## build 42
## LMFE
module LMFE ( clk, reset, Din, in_en, busy, out_valid, Dout, mem_cen, mem_wen, mem_addr, mem_d, mem_q);
Settings: LEC_CHECK=0, ABC_AREA=1, CAP_MARGIN=20, CELL_PAD_IN_SITES_DETAIL_PLACEMENT=2, CELL_PAD_IN_SITES_GLOBAL_PLACEMENT=3, CORE_MARGIN=7, CORE_UTILIZATION=40, GPL_ROUTABILITY_DRIVEN=0, HOLD_SLACK_MARGIN=0.23, MAX_ROUTING_LAYER=met4, MIN_ROUTING_LAYER=met2, PLACE_DENSITY_LB_ADDON=0.15, SLEW_MARGIN=20; clock period 6.0 ns.
run.sh (not shown) runs the stock make flow with config.mk's settings and CLKGATE_MAP_FILE=.
Build 42: full flow OK, the timing, design-rule and antenna checks passed
#### Input delta (build 6 over build 42)
-- flow/config.mk --
<<< build 42, line 10
export CELL_PAD_IN_SITES_DETAIL_PLACEMENT = 2
export CELL_PAD_IN_SITES_GLOBAL_PLACEMENT = 3
export CORE_MARGIN = 7
>>> build 6, line 10
export CELL_PAD_IN_SITES_DETAIL_PLACEMENT = 2
export CELL_PAD_IN_SITES_GLOBAL_PLACEMENT = 0
export CORE_MARGIN = 7
<<< build 42, line 16
export MAX_ROUTING_LAYER = met4
export MIN_ROUTING_LAYER = met2
export PLACE_DENSITY_LB_ADDON = 0.15
>>> build 6, line 16
export MAX_ROUTING_LAYER = met4
export MIN_ROUTING_LAYER = met1
export PLACE_DENSITY_LB_ADDON = 0.15
==> flow/constraint.sdc <==
create_clock -name core_clock -period 2.64 [get_ports {clk}]
set_input_delay 0.5280 -clock core_clock [delete_from_list [all_inputs] [get_ports {clk}]]
set_output_delay 0.5280 -clock core_clock [all_outputs]
set_load 0.01 [all_outputs]
==> comparison <==
Build 6: ODB-0269 in global routing -> run aborted
~same horizontal die size in build 42 and build 6
Comparing build 42 with build 6, the count of standard-cell rows came out essentially unchanged.
Core outline area essentially unchanged between build 6 and build 42.
Build 42 -> build 6: sink count of the clock tree delta 0, exact match
Number of instances in the synthesized netlist of build 6 is on par with build 42.
Diff build 42 -> build 6 | placed standard-cell area | up by a little under 10%
Top-level I/O count came out exactly the same in build 42 and build 6.
Number of cells in the design after placement is lower on build 42
Inputs modified between build 6 and build 45:
==> flow/config.mk <==
export PLATFORM = sky130hd
export DESIGN_NAME = LMFE
export DESIGN_NICKNAME = LMFE
export VERILOG_FILES = /design/flow/design.v
export SDC_FILE = /design/flow/constraint.sdc
export NUM_CORES = 4
export LEC_CHECK = 0
export CAP_MARGIN = 20
export CORE_MARGIN = 2
export CORE_UTILIZATION = 36
export SLEW_MARGIN = 20
==> flow/constraint.sdc <==
create_clock -name core_clock -period 8.77 [get_ports {clk}]
set_input_delay 1.7540 -clock core_clock [delete_from_list [all_inputs] [get_ports {clk}]]
set_output_delay 1.7540 -clock core_clock [all_outputs]
set_load 0.01 [all_outputs]
[summary]
Of build 6 and build 45, only build 6 never reached the final stage.
FAIL build 6 @ global routing: tool exited with error
Area share of fa/ha/maj cells after synthesis essentially unchanged between build 6 and build 45.
Die size: build 45 exceeds build 6
For the placeable core region, build 45 came in about 13% higher than build 6 did.
When build 45 is set beside build 6, its post-detailed-placement half-perimeter wirelength turns out to be about 50% smaller.
| number of I/O pins | build 45 vs build 6 | ≈ equal |
Against build 6, build 45 comes in 9.6 points higher on proportion of synthesized area in mux cells.
CTS buffer count came out lower on build 45 than on build 6.
--- input diff build 45..build 10 ---
-- flow/config.mk --
<<< build 45, line 9
export CORE_MARGIN = 2
export CORE_UTILIZATION = 36
export SLEW_MARGIN = 20
>>> build 10, line 9
export CORE_MARGIN = 2
export CORE_UTILIZATION = 65
export SLEW_MARGIN = 20
==> flow/constraint.sdc <==
create_clock -name core_clock -period 3.25 [get_ports {clk}]
set_input_delay 0.6500 -clock core_clock [delete_from_list [all_inputs] [get_ports {clk}]]
set_output_delay 0.6500 -clock core_clock [all_outputs]
set_load 0.01 [all_outputs]
[summary]
Build 10 completed end to end with timing, DRC and antenna clean. Going from build 45 to build 10, the worst setup slack was found to have gone down by 3.83 ns. Diff build 45 -> build 10 | worst hold slack | decrease of 0.025 ns. Build 45 -> build 10: yosys stat chip area flat. For non-clock buffer count in the final layout, dividing the value from build 10 by the value from build 45 gives 3.4. Build 10 ends up with a weighted congestion reported at the end of routability-driven placement that is about 15% higher than in build 45. Build 10 ended up with a lower cell count along the critical path than build 45 did. Re fraction of the mapped netlist area in simple logic gates: no difference whatsoever between build 10 and build 45.

LMFE again, from the RTL that the note above started with.
export LEC_CHECK = 0
export ABC_AREA = 1
export CAP_MARGIN = 20
export CELL_PAD_IN_SITES_DETAIL_PLACEMENT = 2
export CELL_PAD_IN_SITES_GLOBAL_PLACEMENT = 0
export CORE_MARGIN = 9
export CORE_UTILIZATION = 40
export GPL_ROUTABILITY_DRIVEN = 0
export HOLD_SLACK_MARGIN = 0.23
export MAX_ROUTING_LAYER = met4
export MIN_ROUTING_LAYER = met1
export PLACE_DENSITY_LB_ADDON = 0.12
export SETUP_SLACK_MARGIN = 0.63
export SLEW_MARGIN = 20
create_clock -name core_clock -period 2.64 [get_ports {clk}]
The baseline did not get past clock tree synthesis, error DPL-0033.
Rerun with:
Settings changed: ABC_AREA 1 to not set, CELL_PAD_IN_SITES_DETAIL_PLACEMENT 2 to not set, CELL_PAD_IN_SITES_GLOBAL_PLACEMENT 0 to not set, CORE_MARGIN 9 to 2, GPL_ROUTABILITY_DRIVEN 0 to not set, HOLD_SLACK_MARGIN 0.23 to not set, MAX_ROUTING_LAYER met4 to not set, MIN_ROUTING_LAYER met1 to not set, PLACE_DENSITY_LB_ADDON 0.12 to not set, SETUP_SLACK_MARGIN 0.63 to not set.
Clock period 2.64 ns to 4.21 ns, I/O delays scaled along.
Result: The changed run went through all stages and came out clean. Synthesized cell count came out lower by about a fifth. Area after synthesis came out higher slightly. Die area came out lower by a little under a tenth.
Rerun with:
Settings changed: CORE_UTILIZATION 40 to 71, CTS_CLUSTER_DIAMETER set to 57, SETUP_SLACK_MARGIN set to 0.85.
Clock period 4.21 ns to 3.25 ns, I/O delays scaled along.
Effect:
- With this change the flow reached the layout checks and failed them: negative setup slack
- die area fell by well over a third
- core utilization rose by 45 points
- worst setup slack got worse by 1.3 ns
- fmax fell by a little under a tenth
Rerun with:
Settings changed: ABC_AREA set to 1, CORE_UTILIZATION 71 to 70, CTS_CLUSTER_DIAMETER 57 to 371, SETUP_SLACK_MARGIN 0.85 to not set.
Clock period 3.25 ns to 2.82 ns, I/O delays scaled along.
After rerunning: The new run produced a layout that fails on negative setup slack. Global-route usage came out lower by 0.29 points. Non-clock buffer count drops by 49.
Rerun with:
Settings changed: CTS_CLUSTER_SIZE set to 53, PLACE_DENSITY_LB_ADDON set to 0.01, SETUP_SLACK_MARGIN set to 0.75.
Effect: Now the flow never finished: it broke off in global routing. Synthesized cell count stays the same. Die size stays the same. Synthesized area stays the same.

run 1:
LMFE again, from the RTL that the note above started with.
Design LMFE, start of the top module:
module LMFE ( clk, reset, Din, in_en, busy, out_valid, Dout, mem_cen, mem_wen, mem_addr, mem_d, mem_q);
clock: 3.54 ns
lec_check: 0
cap_margin: 10
cell_pad_in_sites_global_placement: 1
core_aspect_ratio: 1.06
core_margin: 2
core_utilization: 60
cts_cluster_size: 81
gpl_timing_driven: 1
hold_slack_margin: -0.06
min_routing_layer: met1
place_density: 0.62
slew_margin: 20
Input changes introduced in run 2 (baseline for comparison: run 1):
# run 1
export LEC_CHECK = 0
export CAP_MARGIN = 10
export CELL_PAD_IN_SITES_GLOBAL_PLACEMENT = 1
export CORE_ASPECT_RATIO = 1.06
export CORE_MARGIN = 2
export CORE_UTILIZATION = 60
export CTS_CLUSTER_SIZE = 81
export GPL_TIMING_DRIVEN = 1
export HOLD_SLACK_MARGIN = -0.06
export MIN_ROUTING_LAYER = met1
export PLACE_DENSITY = 0.62
export SLEW_MARGIN = 20
create_clock -name core_clock -period 3.54 [get_ports {clk}]
# run 2
export LEC_CHECK = 0
export ABC_AREA = 1
export CAP_MARGIN = 10
export CELL_PAD_IN_SITES_GLOBAL_PLACEMENT = 0
export CORE_ASPECT_RATIO = 1.06
export CORE_MARGIN = 2
export CORE_UTILIZATION = 66
export CTS_CLUSTER_SIZE = 81
export GPL_TIMING_DRIVEN = 1
export MIN_ROUTING_LAYER = met1
export PLACE_DENSITY_LB_ADDON = 0.06
export SLEW_MARGIN = 20
create_clock -name core_clock -period 2.1 [get_ports {clk}]
[summary]
Run 2 did not finish; a tool error ended it in clock tree synthesis (4_1_cts). Taking run 1 as 1.0, run 2 lands at 0.842 on average size of a mapped cell. Run 2 vs run 1: routability congestion estimate up in run 2. Measured against each other, run 1 and run 2 differ in setup slack after placement, the higher figure coming from run 1. Of run 1 and run 2, the run reporting the lower post-synthesis share of cell area spent on and-or and or-and gates was run 1. The final reports for run 2 and run 1 show vertical extent of the die lower in the former. Run 2 vs. run 1: initial core utilization went up by 5.5 points. Chip width shrinks by a few percent when moving from run 1 to run 2. On synthesized area, run 1 loses to run 2. Instance area at placement was higher in the run labelled run 2. On synthesized cell count: between run 1 and run 2, it ends up higher for run 2.
Modified inputs, run 3 compared to run 2
# run 2
export LEC_CHECK = 0
export ABC_AREA = 1
export CAP_MARGIN = 10
export CELL_PAD_IN_SITES_GLOBAL_PLACEMENT = 0
export CORE_ASPECT_RATIO = 1.06
export CORE_MARGIN = 2
export CORE_UTILIZATION = 66
export CTS_CLUSTER_SIZE = 81
export GPL_TIMING_DRIVEN = 1
export MIN_ROUTING_LAYER = met1
export PLACE_DENSITY_LB_ADDON = 0.06
export SLEW_MARGIN = 20
create_clock -name core_clock -period 2.1 [get_ports {clk}]
# run 3
export LEC_CHECK = 0
export CAP_MARGIN = 10
export CELL_PAD_IN_SITES_GLOBAL_PLACEMENT = 1
export CORE_ASPECT_RATIO = 1.06
export CORE_MARGIN = 2
export CORE_UTILIZATION = 59
export CTS_CLUSTER_SIZE = 81
export GPL_TIMING_DRIVEN = 1
export HOLD_SLACK_MARGIN = -0.06
export MIN_ROUTING_LAYER = met1
export PLACE_DENSITY = 0.62
export SLEW_MARGIN = 20
create_clock -name core_clock -period 3.47 [get_ports {clk}]
## What came out
In summary, run 3 completed successfully, with a layout that passed the timing, design-rule and antenna checks.
On simple-gate share of the synthesized area, run 3 and run 2 are neck and neck.
Diff run 2 -> run 3: horizontal extent of the die rose by about 6%, multiplexer share of the synthesized area now larger, synthesized cell count dropped 764.
Delta (run 3 minus run 2): total standard cell area after synthesis picked up an extra 0.95%, share of flip-flops with an asynchronous set or reset neither gained nor lost much, compound-gate portion of the synthesized area lost 6.1 points, yosys synthesis chip area picked up an extra 360 sq um, die area picked up an extra 13%.
